== run 1 ==
Design ALU_TOP, start of the top module:
module ALU_TOP #(parameter wid =16,parameter MB=32)   
  (
   input  wire [wid-1:0] A,
   input  wire [wid-1:0] B,
   input  wire [3:0]     alu_fun,
   input  wire           clk,
   input  wire           rest,
   output wire  [wid-1:0]  ari_out,   
   output wire            carry_out,
   output wire            ari_flag,
   output wire  [wid-1:0] log_out,
   output wire            log_flag,
   output wire  [wid-1:0] cmp_out,
   output wire            cmp_flag,
   output wire  [wid-1:0] shift_out,
   output wire            shift_flag
   ); 
  wire  AR_EN,LO_EN,CM_EN,SH_EN; 
  wire [1:0]  ms,ls;
  assign ms=alu_fun[1:0];
  assign ls=alu_fun[3:2];
  ari_unit U_arithmatic (
  .A(A),
  .B(B),
  .clk(clk),
  .rest(rest),
  .alu_fun(ms),
  .ari_EN(AR_EN),
  .ari_out(ari_out),
  .carry_out(carry_out),
  .ari_flag(ari_flag)
  );
  cmp_unit U_compare (
  .A(A),
  .B(B),
  .clk(clk),
  .rest(rest),
  .alu_fun(ms),
  .cmp_EN(CM_EN),
  .cmp_out(cmp_out),
  .cmp_flag(cmp_flag)
  );
  log_unit U_logic (
  .A(A),
  .B(B),
  .clk(clk),
  .rest(rest),
  .alu_fun(ms),
  .log_EN(LO_EN),
  .log_out(log_out),
  .log_flag(log_flag)
  );
  shift_unit U_shift (
  .A(A),
  .B(B),
  .clk(clk),
  .rest(rest),
  .alu_fun(ms),
  .shift_EN(SH_EN),
  .shift_out(shift_out),
  .shift_flag(shift_flag)
  );
  dec_unit U_decoder (
  .alu_fun(ls),
  .cmp_EN(CM_EN),
  .ari_EN(AR_EN),
  .shift_EN(SH_EN),
  .log_EN(LO_EN)
  );
endmodule 
Size in the first run: ~2300 cells after synthesis, ~50 flip-flops, ~110 I/O pins, roughly 15000 um^2 of cells after synthesis.
export LEC_CHECK = 0
export ABC_AREA = 1
export CAP_MARGIN = 15
export CORE_ASPECT_RATIO = 1.12
export CORE_MARGIN = 2
export CORE_UTILIZATION = 70
export CTS_CLUSTER_DIAMETER = 196
export CTS_CLUSTER_SIZE = 35
export MAX_ROUTING_LAYER = met5
export PLACE_DENSITY = 0.5
export SETUP_SLACK_MARGIN = -0.4
export SLEW_MARGIN = 20
export TNS_END_PERCENT = 90
create_clock -name core_clock -period 13.2 [get_ports {clk}]
run.sh (not shown) runs the stock make flow with config.mk's settings and CLKGATE_MAP_FILE=.
Run 1: it failed with a tool error in clock tree synthesis (4_1_cts), so there are no final results.
What run 2 does differently from run 1 at the input level:
Settings: swapping 70 for 66 in CORE_UTILIZATION; swapping 15 for 20 in CAP_MARGIN; clearing CTS_CLUSTER_SIZE, which used to be 35; clearing MAX_ROUTING_LAYER, which used to be met5; clearing CORE_ASPECT_RATIO, which used to be 1.12; clearing CTS_CLUSTER_DIAMETER, which used to be 196; clearing ABC_AREA, which used to be 1; clearing SETUP_SLACK_MARGIN, which used to be -0.4; clearing PLACE_DENSITY, which used to be 0.5; clearing TNS_END_PERCENT, which used to be 90; swapping 13.2 for 28.7 in the clock period (ns, I/O delays scaled along).
## What came out
Relative to run 1, the fraction of the core area occupied by cells at floorplan of run 2 is lower by 4.3 points. Of run 2 and run 1, it is run 2 that has the lower floorplan row count. Status(run 2) = ERROR, stage = global routing (5_1_grt). Detailed placer's ending HPWL: lower on run 2. Taking run 1 as the reference, in run 2 netlist area before placement lower, post-synthesis instance total lower, fraction of the mapped netlist area in compound gates higher, height of the die lower. Against run 1, run 2 reports a area fraction in mux cells that is higher.
Changes in run 3 relative to run 2:
Settings: an added PLACE_DENSITY_LB_ADDON of 0.23; a change of CORE_UTILIZATION from 66 to 40; an added SETUP_SLACK_MARGIN of 5.0; a change of the clock period (ns, I/O delays scaled along) from 28.7 to 35.0.
Results
- Run 3 has completed all stages; timing, DRC and antenna checks passed.
- Summary: with run 2 as the reference, placed standard-cell area in run 3 moved down by more than 10%.
- Gate count of the mapped netlist: run 3 vs run 2 identical
- Reported for run 2 and run 3, distinct cell type count of the synthesized netlist turned out identical to the last digit.
- Relative to run 2, standard-cell row count has gone up in run 3.
- Run 3 vs. run 2: initial standard-cell utilization of the core went down by 26 points.
- Looking at floorplan die height, run 3 sits 28% above run 2.
- Number of buffers added for setup after CTS, run 2 and run 3, lower one = run 2.
- Re die area: run 2 was lower than run 3.
- Run 3 vs run 2, die width went up by 43 um.
- Cmp run 2 and run 3 / count of instances resized after the clock tree is built / lower: run 2

========
ALU_TOP again, from the RTL that the note above started with.
Settings: LEC_CHECK=0, ABC_AREA=1, CAP_MARGIN=20, CORE_MARGIN=2, CORE_UTILIZATION=72, CTS_CLUSTER_SIZE=72, PLACE_DENSITY=0.64, SETUP_SLACK_MARGIN=-0.67, SLEW_MARGIN=20; clock period 8.61 ns.
The baseline failed in clock tree synthesis (4_1_cts), error DPL-0038.
Then changed:
Settings changed: CORE_UTILIZATION 72 to 71, CTS_CLUSTER_SIZE 72 to not set, PLACE_DENSITY 0.64 to 0.39, SETUP_SLACK_MARGIN -0.67 to not set, TNS_END_PERCENT set to 5.
Clock period 8.61 ns to 15.2 ns, I/O delays scaled along.
Result:
- The changed run ended with an error in global routing (5_1_grt) with GRT-0116
- synthesized area does not change
- synthesized cell count is unchanged
- die size rises by 1.4%
Then changed:
Settings changed: ABC_AREA 1 to not set, CORE_UTILIZATION 71 to 40, PLACE_DENSITY 0.39 to not set, TNS_END_PERCENT 5 to not set.
Clock period 15.2 ns to 34.2 ns, I/O delays scaled along.
Outcome: The changed run finished clean; area after synthesis goes down by 2.8%; die area goes up by 70%; synthesized cell count goes down by 17%.
Then changed:
Settings changed: ABC_AREA set to 1, CORE_UTILIZATION 40 to 56, TNS_END_PERCENT set to 10.
Clock period 34.2 ns to 19.1 ns, I/O delays scaled along.
Effect: This time the run finished with setup timing left; synthesized cell count rose by about a fifth; worst hold slack gets worse by 3.0 ns; critical path depth rose by 95; total power rose by well over a third; clock power rose by well over a third; die area fell by a quarter to a third; cell count rose by a quarter to a third; count of clock-buffer cells in the layout does not change; cell area rose by a quarter to a third.

========
the baseline:
The RTL this note starts from:
==> flow/design.v <==
module ari_unit #(parameter width =16,parameter MSB=32)  
(      input      [width-1:0] A,
       input      [width-1:0] B,
       input                  clk,
       input                  rest,
       input      [1:0]       alu_fun,
       input                  ari_EN,
       output reg [width-1:0] ari_out,  
       output reg             carry_out,
       output reg             ari_flag
       );
       reg  [width-1:0] ari_out_reg;  
 always @(posedge clk or negedge rest)  
       begin 
         if(!rest)
        ari_out <='b0;
      else
          ari_out <=ari_out_reg;
       end  
 always @(*)
      begin 
        carry_out=1'b0;
        ari_flag=1'b0;
        ari_out_reg='b0;
        if(ari_EN)
          begin
          case(alu_fun)    
          2'b00: begin
                 { carry_out,ari_out_reg}=A+B;
                  ari_flag=1'b1;
                  end 
          2'b01:begin
                {carry_out,ari_out_reg}=A-B;                  
                 ari_flag=1'b1;
                end                               
          2'b10:begin
                ari_out_reg=A*B;
                ari_flag=1'b1;
                end                                 
          2'b11:begin
                if(B=='b0)
                  ari_out_reg={width{1'b1}};  
                else
                  ari_out_reg=A/B;
                ari_flag=1'b1;
               end                   
          default: ari_out_reg='b0; 
          endcase
        end  
        else
            begin
            ari_out_reg='b0;
            end   
      end
  endmodule   
module cmp_unit #(parameter width =16)  
(      input      [width-1:0] A,
       input      [width-1:0] B,
       input                  clk,
       input                  rest,
       input      [1:0]       alu_fun,
       input                  cmp_EN,
       output reg [width-1:0] cmp_out,
       output reg             cmp_flag
       );
       reg [width-1:0]  cmp_out_reg; 
 always @(posedge clk or negedge rest)   
       begin 
         if(!rest)
        cmp_out <='b0;
      else
          cmp_out <=cmp_out_reg;
       end  
 always @(*)
      begin 
        cmp_flag=1'b0;
        cmp_out_reg=1'b0;
        if(cmp_EN)
          begin
              case(alu_fun)    
              2'b00: begin
                        cmp_out_reg='b0;
                        cmp_flag=1'b1;
                     end                                       
              2'b01:begin
                     if(A==B)
                       begin
                        cmp_out_reg='b1;
                        cmp_flag=1'b1;
                       end 
                      else
                        begin
                        cmp_out_reg='b0;
                        end
                    end
              2'b10:begin
                     if(A>B)
                       begin
                        cmp_out_reg='b10;
                        cmp_flag=1'b1;
                       end 
                      else
                        begin
                        cmp_out_reg='b0;
                        end
                    end
              2'b11:begin
                     if(A<B)
                       begin
                        cmp_out_reg='b11;
                        cmp_flag=1'b1;
                       end 
                      else
                        begin
                        cmp_out_reg='b0;
                        end
                    end
              default: cmp_out_reg='b0; 
              endcase
       end        
       else
          begin
          cmp_out_reg='b0;
          end 
      end
  endmodule   
module log_unit #(parameter width =16)  
(      input      [width-1:0] A,
       input      [width-1:0] B,
       input                  clk,
       input                  rest,
       input      [1:0]       alu_fun,
       input                  log_EN,
       output reg [width-1:0] log_out,
       output reg             log_flag
       );
       reg  [width-1:0] log_out_reg; 
 always @(posedge clk or negedge rest)   
       begin 
         if(!rest)
        log_out <=1'b0;
      else
          log_out <=log_out_reg;
       end  
 always @(*)
      begin 
        log_flag=1'b0;
        log_out_reg='b0;
        if(log_EN)
        begin  
             case(alu_fun)    
             2'b00: begin                    
                        log_out_reg=A&B;
                        log_flag=1'b1;
                    end                                     
            2'b01:begin     
                        log_out_reg=A|B;
                        log_flag=1'b1;
                   end     
            2'b10:begin                  
                        log_out_reg=~(A&B);
                        log_flag=1'b1;
                  end                    
           2'b11:begin           
                        log_out_reg=~(A|B);
                        log_flag=1'b1;
                 end                  
           default: log_out_reg='b0; 
          endcase  
        end
        else
            begin
            log_out_reg='b0;
            end
      end      
  endmodule   
module shift_unit #(parameter width =16)  
(      input      [width-1:0] A,
       input      [width-1:0] B,
       input                  clk,
       input                  rest,
       input      [1:0]       alu_fun,
       input                  shift_EN,
       output reg [(width*2)-1:0] shift_out,
       output reg             shift_flag
       );
       reg  [(width*2)-1:0]  shift_out_reg; 
 always @(posedge clk or negedge rest)   
       begin 
         if(!rest)
        shift_out <='b0;
      else
          shift_out <=shift_out_reg;
       end  
 always @(*)
      begin 
        shift_flag=1'b0;
        shift_out_reg='b0;
        if(shift_EN)
          begin
          case(alu_fun)    
              2'b00:begin              
                        shift_out_reg=A>>1;
                        shift_flag=1'b1;
                    end                                   
              2'b01:begin
                        shift_out_reg=A<<1;
                        shift_flag=1'b1;
                    end                 
              2'b10:begin
                        shift_out_reg=B>>1;
                        shift_flag=1'b1;
                    end 
              2'b11:begin   
                        shift_out_reg=B<<1;
                        shift_flag=1'b1;
                    end 
             default: shift_out_reg='b0; 
             endcase  
          end
          else
             begin
             shift_out_reg='b0;
             end
      end       
  endmodule   
module dec_unit   
(     
       input           [1:0]     alu_fun,
       output    reg             ari_EN,
       output    reg             log_EN,
       output    reg             cmp_EN,
       output    reg             shift_EN
       );
 always @(*)  
       begin 
       ari_EN=1'b0;
       log_EN=1'b0;
       cmp_EN=1'b0;
       shift_EN=1'b0;
       casex(alu_fun)
         2'b00:ari_EN=1'b1;
         2'b11:shift_EN=1'b1;
         2'b10:cmp_EN=1'b1;
         2'b01:log_EN=1'b1;
         default: begin
                   ari_EN=1'b0;
                   log_EN=1'b0;
                   cmp_EN=1'b0;
                   shift_EN=1'b0;
                  end
       endcase           
       end         
endmodule 
module ALU_TOP #(parameter wid =16,parameter MB=32)   
  (
   input  wire [wid-1:0] A,
   input  wire [wid-1:0] B,
   input  wire [3:0]     alu_fun,
   input  wire           clk,
   input  wire           rest,
   output wire  [wid-1:0]  ari_out,   
   output wire            carry_out,
   output wire            ari_flag,
   output wire  [wid-1:0] log_out,
   output wire            log_flag,
   output wire  [wid-1:0] cmp_out,
   output wire            cmp_flag,
   output wire  [wid-1:0] shift_out,
   output wire            shift_flag
   ); 
  wire  AR_EN,LO_EN,CM_EN,SH_EN; 
  wire [1:0]  ms,ls;
  assign ms=alu_fun[1:0];
  assign ls=alu_fun[3:2];
  ari_unit U_arithmatic (
  .A(A),
  .B(B),
  .clk(clk),
  .rest(rest),
  .alu_fun(ms),
  .ari_EN(AR_EN),
  .ari_out(ari_out),
  .carry_out(carry_out),
  .ari_flag(ari_flag)
  );
  cmp_unit U_compare (
  .A(A),
  .B(B),
  .clk(clk),
  .rest(rest),
  .alu_fun(ms),
  .cmp_EN(CM_EN),
  .cmp_out(cmp_out),
  .cmp_flag(cmp_flag)
  );
  log_unit U_logic (
  .A(A),
  .B(B),
  .clk(clk),
  .rest(rest),
  .alu_fun(ms),
  .log_EN(LO_EN),
  .log_out(log_out),
  .log_flag(log_flag)
  );
  shift_unit U_shift (
  .A(A),
  .B(B),
  .clk(clk),
  .rest(rest),
  .alu_fun(ms),
  .shift_EN(SH_EN),
  .shift_out(shift_out),
  .shift_flag(shift_flag)
  );
  dec_unit U_decoder (
  .alu_fun(ls),
  .cmp_EN(CM_EN),
  .ari_EN(AR_EN),
  .shift_EN(SH_EN),
  .log_EN(LO_EN)
  );
endmodule 
make LEC_CHECK=0 CAP_MARGIN=20 CORE_MARGIN=2 CORE_UTILIZATION=40 CTS_CLUSTER_DIAMETER=116 CTS_CLUSTER_SIZE=98 SLEW_MARGIN=20 TNS_END_PERCENT=10 finish   # period 35.0 ns
[inputs] the candidate vs the baseline
- clearing CTS_CLUSTER_DIAMETER, which used to be 116
- swapping 20 for 15 in SLEW_MARGIN
- clearing CTS_CLUSTER_SIZE, which used to be 98
- putting PLACE_DENSITY_LB_ADDON at 0.23 where nothing was set
- swapping 10 for 45 in TNS_END_PERCENT
- putting SETUP_SLACK_MARGIN at 5.0 where nothing was set
- putting GPL_ROUTABILITY_DRIVEN at 0 where nothing was set
Notes after the runs:
Between the candidate and the baseline, pin count of the biggest net entering global routing is higher for the candidate, the baseline comes in under that. Compared with the baseline, the candidate shows detailed-route wire length higher by 4000 um. Re met1 track demand over resource: the baseline was higher than the candidate. Per the comparison of the candidate with the baseline, worst hold slack went up, number of non-filler instances in the completed layout climbed 6.9%. Going from the baseline to the candidate, delay of the slowest cell on the worst path -0.08 ns, detailed-route via count +about 8%, maximum frequency +0.0025 GHz. Changes observed in the candidate relative to the baseline: global-route met3 utilization +3.0 points; wire length on met1 -about 1.5%. The baseline ended up with B[9] as its origin of the worst setup path; the candidate ended up with B[6].
Power is estimated from default activity; no workload was simulated.
